== run A ==
## alu_top
module alu_top(clk, a, b, op, out, carry_out, over_flow, zero);
Size in the first run: about 110 flip-flops, ~100 I/O pins, roughly 6200 µm² of cells after synthesis.
make LEC_CHECK=0 CAP_MARGIN=20 CORE_ASPECT_RATIO=0.5 CORE_MARGIN=2 CORE_UTILIZATION=40 CTS_CLUSTER_DIAMETER=305 CTS_CLUSTER_SIZE=98 PLACE_DENSITY=0.42 SLEW_MARGIN=20 TNS_END_PERCENT=10 finish   # period 14.5 ns
run.sh (not shown) runs the stock make flow with config.mk's settings and CLKGATE_MAP_FILE=.
Input changes introduced in run B (baseline for comparison: run A):
# run A
export LEC_CHECK = 0
export CAP_MARGIN = 20
export CORE_ASPECT_RATIO = 0.5
export CORE_MARGIN = 2
export CORE_UTILIZATION = 40
export CTS_CLUSTER_DIAMETER = 305
export CTS_CLUSTER_SIZE = 98
export PLACE_DENSITY = 0.42
export SLEW_MARGIN = 20
export TNS_END_PERCENT = 10
create_clock -name core_clock -period 14.5 [get_ports {clk}]
# run B
export LEC_CHECK = 0
export CAP_MARGIN = 20
export CORE_MARGIN = 2
export CORE_UTILIZATION = 40
export SLEW_MARGIN = 20
create_clock -name core_clock -period 14.5 [get_ports {clk}]
- The standard cells in run B occupy less silicon area than those in run A do.
- The effective utilization at floorplan in run B was higher than what run A gave.
- Compared run B against run A; synthesized net count within noise.
- Between run A and run B, the cell count went down.
- Against run A, run B reports a non-clock buffer share of cell area that is lower.
- Relative to run A, run B improves post-detailed-routing wire length.
- Post-route minimum period: run B vs run A down 23 ps
- The combined buffer and inverter count along the critical path reported for run B is smaller than that of run A by 1.
- Going from run A to run B, combinational group share of total power shrinks by 0.2 points.
Edits applied to the flow inputs when going from run B to run C:
# run B
export LEC_CHECK = 0
export CAP_MARGIN = 20
export CORE_MARGIN = 2
export CORE_UTILIZATION = 40
export SLEW_MARGIN = 20
create_clock -name core_clock -period 14.5 [get_ports {clk}]
# run C
export LEC_CHECK = 0
export CAP_MARGIN = 20
export CORE_MARGIN = 2
export CORE_UTILIZATION = 40
export SLEW_MARGIN = 20
create_clock -name core_clock -period 21.7 [get_ports {clk}]
Findings:
- The higher global routing met2 resource utilization of run B and run C is in run B.
- Summary — ratio of total power to cell area, run C relative to run B: lower, by 43 nW/µm².
- Net count of the finished layout sits lower in run C than in run B.
- Run C vs run B — average vias per placed instance climbed slightly
Edits applied to the flow inputs when going from run C to run D:
# run C
export LEC_CHECK = 0
export CAP_MARGIN = 20
export CORE_MARGIN = 2
export CORE_UTILIZATION = 40
export SLEW_MARGIN = 20
create_clock -name core_clock -period 21.7 [get_ports {clk}]
# run D
export LEC_CHECK = 0
export CAP_MARGIN = 20
export CORE_MARGIN = 2
export CORE_UTILIZATION = 67
export CTS_CLUSTER_DIAMETER = 256
export CTS_CLUSTER_SIZE = 99
export PLACE_DENSITY = 0.71
export SLEW_MARGIN = 20
create_clock -name core_clock -period 7.18 [get_ports {clk}]
Findings:
- Across run C and run D, a clean result was obtained everywhere but in run D.
- Although it ran to completion, run D produced a layout that fails the final checks because of setup timing.
- Looking at net switching fraction of the power, run D sits 2.3 points above run C.
- Summary of run D over run C: routed wire length on met2 increased about 30%; non-clock buffer count increased 79.
diff inputs: run D => run E
# run D
export LEC_CHECK = 0
export CAP_MARGIN = 20
export CORE_MARGIN = 2
export CORE_UTILIZATION = 67
export CTS_CLUSTER_DIAMETER = 256
export CTS_CLUSTER_SIZE = 99
export PLACE_DENSITY = 0.71
export SLEW_MARGIN = 20
create_clock -name core_clock -period 7.18 [get_ports {clk}]
# run E
export LEC_CHECK = 0
export ABC_AREA = 1
export CAP_MARGIN = 20
export CORE_ASPECT_RATIO = 1.43
export CORE_MARGIN = 2
export CORE_UTILIZATION = 65
export CTS_CLUSTER_DIAMETER = 256
export CTS_CLUSTER_SIZE = 94
export PLACE_DENSITY = 0.43
export SLEW_MARGIN = 20
create_clock -name core_clock -period 7.18 [get_ports {clk}]
[summary]
- Layout checks on run E: not met. Flow itself completed; violations: setup timing.
- Per the comparison of run E with run D, fill cell total of the finished layout rose by 37; setup slack rose by 570 ps; number of cell instances on the worst register-to-register path rose by about 7%.
- Mean instance size in the synthesized netlist is higher on run D
- On run E: instance count on the critical path is about 7% higher than what run D gave.
- Re sequential portion of the cell area: run E is 1.2 points up on run D.
- Relative to run D, clock share of power has gone up in run E.
- Higher overall track demand over capacity in global routing was reported by run D, not run E.
- In run E the sequential share of power turned out 1.9 points higher than in run D.
Power is estimated from default activity; no workload was simulated.
